Design FIR, start of the top module:
module FIR #
(
    parameter inbit = 11,		 
    parameter outbit = 23,		
    parameter n=32
)
(
    input rst,
    input clk,
    input wire signed [inbit-1:0] infix,
    output reg signed [outbit-1:0] outfix
);
For scale: about 6300 cells after synthesis, ~880 flip-flops, about 36 I/O pins, about 55000 µm² of cells after synthesis.
Settings: LEC_CHECK=0, CAP_MARGIN=20, CORE_MARGIN=2, CORE_UTILIZATION=64, SLEW_MARGIN=20; clock period 4.77 ns.
run.sh (not shown) runs the stock make flow with config.mk's settings and CLKGATE_MAP_FILE=.
Edit:
Settings changed: ABC_AREA from default to 1, CAP_MARGIN 20 to 15, CORE_UTILIZATION 64 to 72, CTS_CLUSTER_DIAMETER from default to 47, CTS_CLUSTER_SIZE from default to 74, HOLD_SLACK_MARGIN from default to 0.27, SETUP_SLACK_MARGIN from default to -0.11.
Clock period 4.77 ns to 2.3 ns, I/O delays scaled along.
What happened: With this change the flow stopped in global routing (5_1_grt) with GRT-0232; synthesized area goes up by about a fifth; die area goes up by a few percent; synthesized cell count goes up by well over a third.


Setup of onyx:
The RTL this note starts from:
==> flow/design.v <==
`timescale 1ns / 1ps
module FIR #
(
    parameter inbit = 11,		 
    parameter outbit = 23,		
    parameter n=32
)
(
    input rst,
    input clk,
    input wire signed [inbit-1:0] infix,
    output reg signed [outbit-1:0] outfix
);
reg signed [outbit-1:0] mul [0:31];
reg signed [outbit-1:0] add [0:30];
integer  i;
wire signed [outbit-1:0] sh1,sh2,sh3,sh5;
wire signed [outbit-1:0] w0,w1,w2,w3,w4,w5,w6,w7,w8,w9,w10,w11,w12,w13,w14;  
assign sh1 = infix<<1;
assign sh2 = infix<<2;
assign sh3 = infix<<3;
assign sh5 = infix<<5;
assign w0 = infix; 
assign w1 = sh1; 
assign w2 = -infix; 
assign w3 = -sh1-infix;	 
assign w4 = sh2;  
assign w5 = sh1+infix;  
assign w6 = -sh2-infix;	 
assign w7 = -sh2-sh1;	 
assign w8 =sh2+infix;	 
assign w9 = sh3+sh2;	 
assign w10 = -sh1;		 
assign w11 = -(infix<<4) - (sh2 + sh1);	 
assign w12 = -sh3-infix;			 
assign w13 = (sh5)+(sh3+sh2)+(sh1+infix);		 
assign w14 = (infix<<6)+(sh5+sh2)+(sh1+infix);		 
always @(posedge clk) begin
    if (rst) begin
		outfix <= 0;
    end else begin 
		outfix <= mul[0] +add[0];
	end
end
always @(posedge clk) begin
    if (rst) begin
        for(i=0;i<32;i=i+1)
			mul[i] <= 0;
    end else begin 
        mul[0] <= w0;
        mul[1] <= w1;
		mul[2] <= w2;
		mul[3] <= w3;
		mul[4] <=0;
		mul[5] <= w4;
		mul[6] <= w5;
		mul[7] <= w6;
		mul[8] <= w7;
		mul[9] <= w8;
		mul[10] <= w9;
		mul[11] <= w10;
		mul[12] <= w11;
		mul[13] <= w12;
		mul[14] <= w13;
		mul[15] <= w14;
		mul[16] <= w14;
		mul[17] <= w13;
		mul[18] <= w12;
		mul[19] <= w11;
		mul[20] <= w10;
		mul[21] <= w9;
		mul[22] <= w8;
		mul[23] <= w7;
		mul[24] <= w6;
		mul[25] <= w5;
		mul[26] <= w4;
		mul[27] <= 0;
		mul[28] <= w3;
		mul[29] <= w2;
		mul[30] <= w1;
		mul[31] <= w0;
    end
end
always @(posedge clk) begin
    if (rst) begin
        for(i=0;i<31;i=i+1)
			add[i] <= 0;
    end else begin 
        add[0] <= mul[1]+add[1];
        add[1] <= mul[2]+add[2];
		add[2] <= mul[3]+add[3];
		add[3] <= add[4];
		add[4] <= mul[5]+add[5];
		add[5] <= mul[6]+add[6];
		add[6] <= mul[7]+add[7];
		add[7] <= mul[8]+add[8];
		add[8] <= mul[9]+add[9];
		add[9] <= mul[10]+add[10];
		add[10] <= mul[11]+add[11];
		add[11] <= mul[12]+add[12];
		add[12] <= mul[13]+add[13];
		add[13] <= mul[14]+add[14];
		add[14] <= mul[15]+add[15];
		add[15] <= mul[16]+add[16];
		add[16] <= mul[17]+add[17];
		add[17] <= mul[18]+add[18];
		add[18] <= mul[19]+add[19];
		add[19] <= mul[20]+add[20];
		add[20] <= mul[21]+add[21];
		add[21] <= mul[22]+add[22];
		add[22] <= mul[23]+add[23];
		add[23] <= mul[24]+add[24];
		add[24] <= mul[25]+add[25];
		add[25] <= mul[26]+add[26];
		add[26] <= add[27];
		add[27] <= mul[28]+add[28];
		add[28] <= mul[29]+add[29];
		add[29] <= mul[30]+add[30];
		add[30] <= mul[31];
    end
end
endmodule
export LEC_CHECK = 0
export CAP_MARGIN = 15
export CORE_MARGIN = 2
export CORE_UTILIZATION = 72
export CTS_CLUSTER_SIZE = 32
export SETUP_SLACK_MARGIN = 0.51
export SLEW_MARGIN = 20
create_clock -name core_clock -period 2.87 [get_ports {clk}]
onyx did not finish; the tool stopped in 5_1_grt with error GRT-0232.
[inputs] indigo vs onyx
Settings: ABC_AREA now 1, previously not set; SETUP_SLACK_MARGIN no longer set, was 0.51; CELL_PAD_IN_SITES_GLOBAL_PLACEMENT now 0, previously not set; CORE_UTILIZATION now 41, was 72; CAP_MARGIN now 20, was 15; CORE_ASPECT_RATIO now 1.85, previously not set; CTS_CLUSTER_SIZE no longer set, was 32; the clock period (ns, I/O delays scaled along) now 4.2, was 2.87.
Results
indigo finished every step from synthesis to the final layout, and the layout passed the timing, DRC and antenna checks.
Diff onyx -> indigo: die boundary width now sits higher; die boundary height grew by about 90%; number of distinct library cells after synthesis went down 30.
Yosys chip area grows by more than 10% when moving from onyx to indigo.
Modified inputs, willow compared to indigo
Settings: ABC_AREA removed (was 1); CORE_ASPECT_RATIO removed (was 1.85); CELL_PAD_IN_SITES_GLOBAL_PLACEMENT removed (was 0); CORE_UTILIZATION changed from 41 to 15; the clock period (ns, I/O delays scaled along) changed from 4.2 to 6.45.
## What came out
Note that the first-pass GRT wire length recorded for willow amounts to 0.57 times the value seen in indigo. Chip footprint in willow is 130% above indigo. Taking indigo over willow, the final cell count ratio works out to 1.08. willow against indigo; sum of net half-perimeters after detailed placement is down by more than half. willow was carried through to the last stage, and its layout satisfied the timing, DRC and antenna checks.
Input changes introduced in maple (baseline for comparison: willow):
Settings: CAP_MARGIN now 30, was 20; SLEW_MARGIN now 5, was 20; CORE_UTILIZATION now 72, was 15; CELL_PAD_IN_SITES_DETAIL_PLACEMENT now 2, previously not set; ABC_AREA now 0, previously not set; GPL_TIMING_DRIVEN now 0, previously not set; SETUP_SLACK_MARGIN now 0.65, previously not set; CELL_PAD_IN_SITES_GLOBAL_PLACEMENT now 2, previously not set; CORE_MARGIN now 7, was 2; CTS_CLUSTER_SIZE now 37, previously not set; CTS_CLUSTER_DIAMETER now 101, previously not set; PLACE_DENSITY now 0.38, previously not set; MAX_ROUTING_LAYER now met4, previously not set; the clock period (ns, I/O delays scaled along) now 2.98, was 6.45.
==> results <==
Tool error GPL-0301 stopped maple during 3_1_place_gp_skip_io; no final results. Compare willow and maple | chip height higher: willow. Synthesized area: maple vs willow identical. maple vs. willow: placeable core region fell 290,000 um2, area reported by Yosys stat held steady, number of rows created at floorplan moved down, gate count after technology mapping essentially unchanged, initial core utilization went up by 57 points. The die of maple is smaller than the one used in willow.
What xenon does differently from maple at the input level:
Settings: CTS_CLUSTER_DIAMETER: 101 -> 395; CELL_PAD_IN_SITES_GLOBAL_PLACEMENT: 2 -> unset; MAX_ROUTING_LAYER: met4 -> unset; CELL_PAD_IN_SITES_DETAIL_PLACEMENT: 2 -> unset; GPL_TIMING_DRIVEN: 0 -> unset; CTS_CLUSTER_SIZE: 37 -> 74; HOLD_SLACK_MARGIN: unset -> 0.27; SLEW_MARGIN: 5 -> 20; CAP_MARGIN: 30 -> 15; SETUP_SLACK_MARGIN: 0.65 -> -0.02; ABC_AREA: 0 -> 1; PLACE_DENSITY: 0.38 -> unset; CORE_MARGIN: 7 -> 2; the clock period (ns, I/O delays scaled along): 2.98 -> 2.3.
xenon: it failed during 5_1_grt, and the tool reported GRT-0116. Compared with maple, xenon shows post-synth net total that has gone up by more than a quarter. Vertical die dimension is higher on xenon. [xenon vs maple] number of different library cells in the post-synthesis netlist: lower in xenon. Lower horizontal die size was reported by maple, not xenon. maple → xenon: synthesized chip area reported by yosys now sits higher, area of the die now sits higher, cell area after synthesis higher. Core box area, xenon and maple: higher on xenon. The number of placement rows in xenon sits about 8% above the value recorded for maple. Basic-gate share of the synthesized area counting and, or, nand and nor cells delta for xenon relative to maple: 11 points higher. Re xor and xnor area share after synthesis: xenon and maple aren't equal, and the lower value belongs to xenon.
--- input diff xenon..pepper ---
Settings: a change of CORE_UTILIZATION from 72 to 41; a change of CTS_CLUSTER_DIAMETER from 395 to 348; an added CELL_PAD_IN_SITES_GLOBAL_PLACEMENT of 2; a change of HOLD_SLACK_MARGIN from 0.27 to -0.01; an added MIN_ROUTING_LAYER of met2; a deleted CTS_CLUSTER_SIZE that had been 74; a change of SLEW_MARGIN from 20 to 5; a deleted SETUP_SLACK_MARGIN that had been -0.02; an added PLACE_DENSITY_LB_ADDON of 0.21; an added CORE_ASPECT_RATIO of 0.59; a change of CAP_MARGIN from 15 to 0; a change of the clock period (ns, I/O delays scaled along) from 2.3 to 4.2.
## What came out
5_1_grt: pepper exited with error
From pepper to xenon, maximum root-to-sink buffer count did not move at all.
Per the comparison of pepper with xenon, maximum level of the CTS H-tree went up 2, number of buffers inserted by post-CTS setup repair fell by 84, placed instance count rose 396.
| number of buffers created by CTS | pepper vs xenon | 76 higher |
Placeable core region of pepper exceeds that of xenon by more than half.
pepper vs xenon: starting density of the core down in pepper
Die: pepper bigger than xenon


RTL: the design.v shown in full above, as it stands there.
Settings: LEC_CHECK=0, CAP_MARGIN=20, CORE_MARGIN=2, CORE_UTILIZATION=40, SLEW_MARGIN=20; clock period 4.13 ns.
The baseline finished but failed the layout checks on setup timing.
Change:
- ABC_AREA: unset -> 0
- CELL_PAD_IN_SITES_GLOBAL_PLACEMENT: unset -> 1
- CORE_ASPECT_RATIO: unset -> 1.23
- CTS_CLUSTER_DIAMETER: unset -> 68
- SETUP_SLACK_MARGIN: unset -> 0.82
- SLEW_MARGIN: 20 -> 30
- clock period: 4.13 -> 5.06 ns (I/O delays scaled with it)
Effect:
- The new run went through all stages and came out clean
- setup slack is better by 0.93 ns
- die size barely changes
- global-route usage came out higher by 2.9 points
- synthesized cell count does not change
- cell count came out lower by 0.99%
- wire length increases by 12%
- area after synthesis does not change
- power goes down by 17%
- first-iteration DRC count came out lower by 37%
- count of clock-buffer cells in the layout is lower by 2
- clock skew went down by 0.017 ns
No activity file was given, so power comes from the tool's default toggle rates.
